==> trial 26: inputs <==
==> flow/design.v (excerpt) <==
module cordic_stage (clk, reset, X_i, Y_i, Z_i, X_O, Y_O, Z_O);
export LEC_CHECK = 0
export CAP_MARGIN = 20
export CELL_PAD_IN_SITES_GLOBAL_PLACEMENT = 2
export CORE_MARGIN = 2
export CORE_UTILIZATION = 47
export GPL_ROUTABILITY_DRIVEN = 0
export GPL_TIMING_DRIVEN = 0
export HOLD_SLACK_MARGIN = 0.19
export SLEW_MARGIN = 20
create_clock -name core_clock -period 4.81 [get_ports {clk}]
run.sh (not shown) runs the stock make flow with config.mk's settings and CLKGATE_MAP_FILE=.
==> trial 44 (differences from trial 26) <==
- CELL_PAD_IN_SITES_GLOBAL_PLACEMENT: 2 -> default
- CORE_UTILIZATION: 47 -> 40
- GPL_ROUTABILITY_DRIVEN: 0 -> default
- GPL_TIMING_DRIVEN: 0 -> default
- HOLD_SLACK_MARGIN: 0.19 -> default
==> flow/constraint.sdc (replaced) <==
create_clock -name core_clock -period 3.52 [get_ports {clk}]
set_input_delay 0.7040 -clock core_clock [delete_from_list [all_inputs] [get_ports {clk}]]
set_output_delay 0.7040 -clock core_clock [all_outputs]
set_load 0.01 [all_outputs]
==> build 28 (differences from trial 26) <==
- CELL_PAD_IN_SITES_GLOBAL_PLACEMENT: 2 -> default
- CORE_UTILIZATION: 47 -> 72
- CTS_CLUSTER_DIAMETER: default -> 392
- CTS_CLUSTER_SIZE: default -> 95
- GPL_ROUTABILITY_DRIVEN: 0 -> default
- GPL_TIMING_DRIVEN: 0 -> default
- HOLD_SLACK_MARGIN: 0.19 -> default
- TNS_END_PERCENT: default -> 5
==> flow/constraint.sdc (replaced) <==
create_clock -name core_clock -period 1.07 [get_ports {clk}]
set_input_delay 0.2140 -clock core_clock [delete_from_list [all_inputs] [get_ports {clk}]]
set_output_delay 0.2140 -clock core_clock [all_outputs]
set_load 0.01 [all_outputs]
==> results <==
- Trial 26 finished with timing, DRC and antenna clean. Trial 44 finished with timing, DRC and antenna clean. Build 28 aborted during 3_5_place_dp.
- In trial 26 the register-to-register slack is better than in trial 44, by 0.16 ns.
- Design area: trial 44 is larger than trial 26 (about 1.4%).
- Global-route usage: trial 44 is lower than trial 26 (9.2 points).
- Of trial 26 and trial 44, trial 26 has the higher first-iteration DRC count (gap about 45%, measured against trial 44).
- Of trial 26 and trial 44, trial 44 has the higher critical path depth (gap 3).
- In flip-flop count, trial 44 and trial 26 do not differ.
- Of trial 44 and trial 26, trial 44 has the higher cell count (gap 2.7%, measured against trial 26).
==> figures <==
metric                                                     trial 26                build 28                    trial 44
Result of the run                  no timing/DRC/antenna violations  stopped before the end  no timing/DRC/antenna violations
Stage where the flow stopped                                      -            3_5_place_dp                           -
Clock Network Area Fraction                                   5.07%                       -                       5.03%
Clkbuf count                                                    125                       -                         120
Routed len/inst                                             21.4 um                       -                     16.7 um
Remaining design rule violation count                             0                       -                           0
Pre-placement core utilization                                47.4%                   73.0%                       40.3%
Critical path startpoint category                          register                       -                    register
Met1 track utilization from global routing                    40.8%                       -                       27.3%
Timing startpoint of the critical path                 dff_st16.out                       -  reg16byout_st16.reg_out[0]
Total length of routed met3 wires                           9.17 mm                       -                     4.73 mm
Most utilized layer in the global route result                 met2                       -                        met2
Overall die width                                            355 um                  287 um                      384 um
Worst Setup Slack post-DPL                                -0.138 ns                       -                   0.0301 ns
Bufs w/o clock                                                  288                       -                         264
Kind of capture point of the worst setup path        primary output                       -              primary output
Startpoint of the tightest hold check path             dff_st14.out                       -                       reset
WHS                                                        0.429 ns                       -                    0.359 ns
Clock skew                                                0.0301 ns                       -                   0.0307 ns
Per-cell via count in the routed design                        5.70                       -                        5.40
Inserted tap cell count                                        1625                       -                        1903


==> trial 29 <==
Starting RTL as in the previous note.
Settings: LEC_CHECK=0, CAP_MARGIN=20, CORE_MARGIN=2, CORE_UTILIZATION=70, CTS_CLUSTER_DIAMETER=25, CTS_CLUSTER_SIZE=32, SETUP_SLACK_MARGIN=0.43, SLEW_MARGIN=20; clock period 3.17 ns.
==> build 95 (differences from trial 29) <==
--- a/flow/config.mk
+++ b/flow/config.mk
@@ -10,5 +10,4 @@
 export CORE_UTILIZATION = 70
-export CTS_CLUSTER_DIAMETER = 25
-export CTS_CLUSTER_SIZE = 32
-export SETUP_SLACK_MARGIN = 0.43
+export PLACE_DENSITY = 0.91
+export SETUP_SLACK_MARGIN = 0.92
 export SLEW_MARGIN = 20
==> build 77 (differences from trial 29) <==
--- a/flow/config.mk
+++ b/flow/config.mk
@@ -7,8 +7,9 @@
 export LEC_CHECK = 0
+export ABC_AREA = 1
 export CAP_MARGIN = 20
 export CORE_MARGIN = 2
-export CORE_UTILIZATION = 70
-export CTS_CLUSTER_DIAMETER = 25
-export CTS_CLUSTER_SIZE = 32
-export SETUP_SLACK_MARGIN = 0.43
+export CORE_UTILIZATION = 72
+export CTS_CLUSTER_DIAMETER = 400
+export CTS_CLUSTER_SIZE = 99
+export PLACE_DENSITY = 0.42
 export SLEW_MARGIN = 20
==> flow/constraint.sdc (replaced) <==
create_clock -name core_clock -period 1.39 [get_ports {clk}]
set_input_delay 0.2780 -clock core_clock [delete_from_list [all_inputs] [get_ports {clk}]]
set_output_delay 0.2780 -clock core_clock [all_outputs]
set_load 0.01 [all_outputs]
==> notes <==
- Build 95 stopped in 5_1_grt. Build 77 did not get past 3_5_place_dp. Trial 29 died in 5_1_grt, error GRT-0232.
- Of build 95 and build 77, build 77 has the higher area after synthesis (gap about 3.7%, measured against build 77).
- In build 77 the synthesized cell count is larger than in build 95, by about 28%.
- Die area is the same in build 95 and trial 29.


==> inputs of run F <==
cordic_stage again, from the RTL that the note above started with.
make LEC_CHECK=0 ABC_AREA=1 CAP_MARGIN=25 CELL_PAD_IN_SITES_GLOBAL_PLACEMENT=2 CORE_ASPECT_RATIO=0.66 CORE_MARGIN=2 CORE_UTILIZATION=66 CTS_CLUSTER_SIZE=45 GPL_TIMING_DRIVEN=0 MIN_ROUTING_LAYER=met2 SLEW_MARGIN=20 finish   # period 4.68 ns
==> run C: changes against run F <==
- ABC_AREA: 1 -> default
- CAP_MARGIN: 25 -> 20
- CELL_PAD_IN_SITES_GLOBAL_PLACEMENT: 2 -> default
- CORE_ASPECT_RATIO: 0.66 -> default
- CORE_UTILIZATION: 66 -> 52
- CTS_CLUSTER_SIZE: 45 -> default
- GPL_TIMING_DRIVEN: 0 -> default
- MIN_ROUTING_LAYER: met2 -> default
==> flow/constraint.sdc (replaced) <==
create_clock -name core_clock -period 3.52 [get_ports {clk}]
set_input_delay 0.7040 -clock core_clock [delete_from_list [all_inputs] [get_ports {clk}]]
set_output_delay 0.7040 -clock core_clock [all_outputs]
set_load 0.01 [all_outputs]
==> summary of the runs <==
Run F aborted during global placement without I/O on GPL-0301. Run C finished clean. Against run C, the area after synthesis of run F is larger by 3.8%. Between run C and run F, the lower synthesized cell count is in run C (gap 22%, measured against run F). Die area: run F is smaller than run C (18%).
==> figures <==
	run F	run C
Chip area	93500 µm²	114000 µm²
Row count	89	122
Synthesized net count	9755	7832
Gate count after technology mapping	8884	6961
Cell area after synthesis	60100 µm²	57900 µm²
Result of the run	aborted with a tool error	finished clean
Failing step	global placement without I/O	-
Xor+xnor area frac	3.28%	9.16%
Die height	249 µm	338 µm
Syn_area_per_cell	6.76 µm²	8.31 µm²
FP Util	66.9%	52.3%
Number of distinct standard cells referenced by the synthesized netlist	51	92
Core area	89800 µm²	111000 µm²
Mux contribution to synthesized area	0%	2.01%
Adder-cell area share of the yosys netlist	17.7%	18.4%
Most repeated cell in the gate-level netlist after synthesis	sky130_fd_sc_hd__nand2_1	sky130_fd_sc_hd__nor2_1


==> inputs of 07-03 <==
Starting RTL as in the previous note.
==> flow/config.mk <==
export PLATFORM = sky130hd
export DESIGN_NAME = cordic_stage
export DESIGN_NICKNAME = cordic_stage
export VERILOG_FILES = /design/flow/design.v
export SDC_FILE = /design/flow/constraint.sdc
export NUM_CORES = 4
export LEC_CHECK = 0
export ABC_AREA = 1
export CAP_MARGIN = 5
export CELL_PAD_IN_SITES_GLOBAL_PLACEMENT = 0
export CORE_MARGIN = 2
export CORE_UTILIZATION = 72
export CTS_CLUSTER_SIZE = 72
export GPL_ROUTABILITY_DRIVEN = 0
export GPL_TIMING_DRIVEN = 1
export MAX_ROUTING_LAYER = met4
export MIN_ROUTING_LAYER = met1
export PLACE_DENSITY_LB_ADDON = 0.01
export SLEW_MARGIN = 0
==> flow/constraint.sdc <==
create_clock -name core_clock -period 1.94 [get_ports {clk}]
set_input_delay 0.3880 -clock core_clock [delete_from_list [all_inputs] [get_ports {clk}]]
set_output_delay 0.3880 -clock core_clock [all_outputs]
set_load 0.01 [all_outputs]
==> inputs of 03-09, as changes to 07-03 <==
==> flow/config.mk (replaced) <==
export PLATFORM = sky130hd
export DESIGN_NAME = cordic_stage
export DESIGN_NICKNAME = cordic_stage
export VERILOG_FILES = /design/flow/design.v
export SDC_FILE = /design/flow/constraint.sdc
export NUM_CORES = 4
export LEC_CHECK = 0
export CAP_MARGIN = 20
export CORE_MARGIN = 2
export CORE_UTILIZATION = 72
export PLACE_DENSITY_LB_ADDON = 0.2
export SETUP_SLACK_MARGIN = 0.92
export SLEW_MARGIN = 20
==> flow/constraint.sdc (replaced) <==
create_clock -name core_clock -period 3.17 [get_ports {clk}]
set_input_delay 0.6340 -clock core_clock [delete_from_list [all_inputs] [get_ports {clk}]]
set_output_delay 0.6340 -clock core_clock [all_outputs]
set_load 0.01 [all_outputs]
==> inputs of 05-10, as changes to 07-03 <==
==> flow/config.mk (replaced) <==
export PLATFORM = sky130hd
export DESIGN_NAME = cordic_stage
export DESIGN_NICKNAME = cordic_stage
export VERILOG_FILES = /design/flow/design.v
export SDC_FILE = /design/flow/constraint.sdc
export NUM_CORES = 4
export LEC_CHECK = 0
export CAP_MARGIN = 20
export CORE_MARGIN = 2
export CORE_UTILIZATION = 70
export SLEW_MARGIN = 20
==> flow/constraint.sdc (replaced) <==
create_clock -name core_clock -period 3.17 [get_ports {clk}]
set_input_delay 0.6340 -clock core_clock [delete_from_list [all_inputs] [get_ports {clk}]]
set_output_delay 0.6340 -clock core_clock [all_outputs]
set_load 0.01 [all_outputs]
==> inputs of 09-28, as changes to 07-03 <==
==> flow/config.mk (replaced) <==
export PLATFORM = sky130hd
export DESIGN_NAME = cordic_stage
export DESIGN_NICKNAME = cordic_stage
export VERILOG_FILES = /design/flow/design.v
export SDC_FILE = /design/flow/constraint.sdc
export NUM_CORES = 4
export LEC_CHECK = 0
export ABC_AREA = 1
export CAP_MARGIN = 20
export CELL_PAD_IN_SITES_GLOBAL_PLACEMENT = 2
export CORE_MARGIN = 2
export CORE_UTILIZATION = 47
export GPL_ROUTABILITY_DRIVEN = 0
export GPL_TIMING_DRIVEN = 1
export MIN_ROUTING_LAYER = met1
export SETUP_SLACK_MARGIN = 0.04
export SLEW_MARGIN = 20
==> flow/constraint.sdc (replaced) <==
create_clock -name core_clock -period 4.81 [get_ports {clk}]
set_input_delay 0.9620 -clock core_clock [delete_from_list [all_inputs] [get_ports {clk}]]
set_output_delay 0.9620 -clock core_clock [all_outputs]
set_load 0.01 [all_outputs]
==> comparison table <==
item	07-03	03-09	05-10	09-28
Outcome	stopped before the end	stopped before the end	failed layout checks	no timing/DRC/antenna violations
Stage where the flow stopped	clock tree synthesis	global routing	-	-
Reasons for failing layout checks	-	-	negative setup slack	-
Vert. Die Dim	293 um	287 um	291 um	362 um
Worst reg2reg endpoint	-	-	reg16bzout_st13.reg_out[14]$_SDFF_PP0_	reg16bxout_st13.reg_out[15]$_SDFF_PP0_
Register-to-Register Path Depth	-	-	11	13
Flop count	-	-	783	783
Core Region	82400 um^2	79300 um^2	82000 um^2	127000 um^2
Number of cell instances after yosys synthesis	8884	6961	6961	8884
Reg-to-reg startpoint	-	-	reg16bzout_st12.reg_out[15]$_SDFF_PP0_	reg16bzout_st12.reg_out[15]$_SDFF_PP0_
Synth Area in Compound Gates	20.6%	20.1%	20.1%	20.6%
# Post-CTS Setup Buffers	-	149	2	0
Placement-stage cell area	79300 um^2	62400 um^2	62400 um^2	62900 um^2
Detailed-placement wirelength estimate	211000 um	112000 um	120000 um	141000 um
Width of the die	293 um	287 um	291 um	362 um
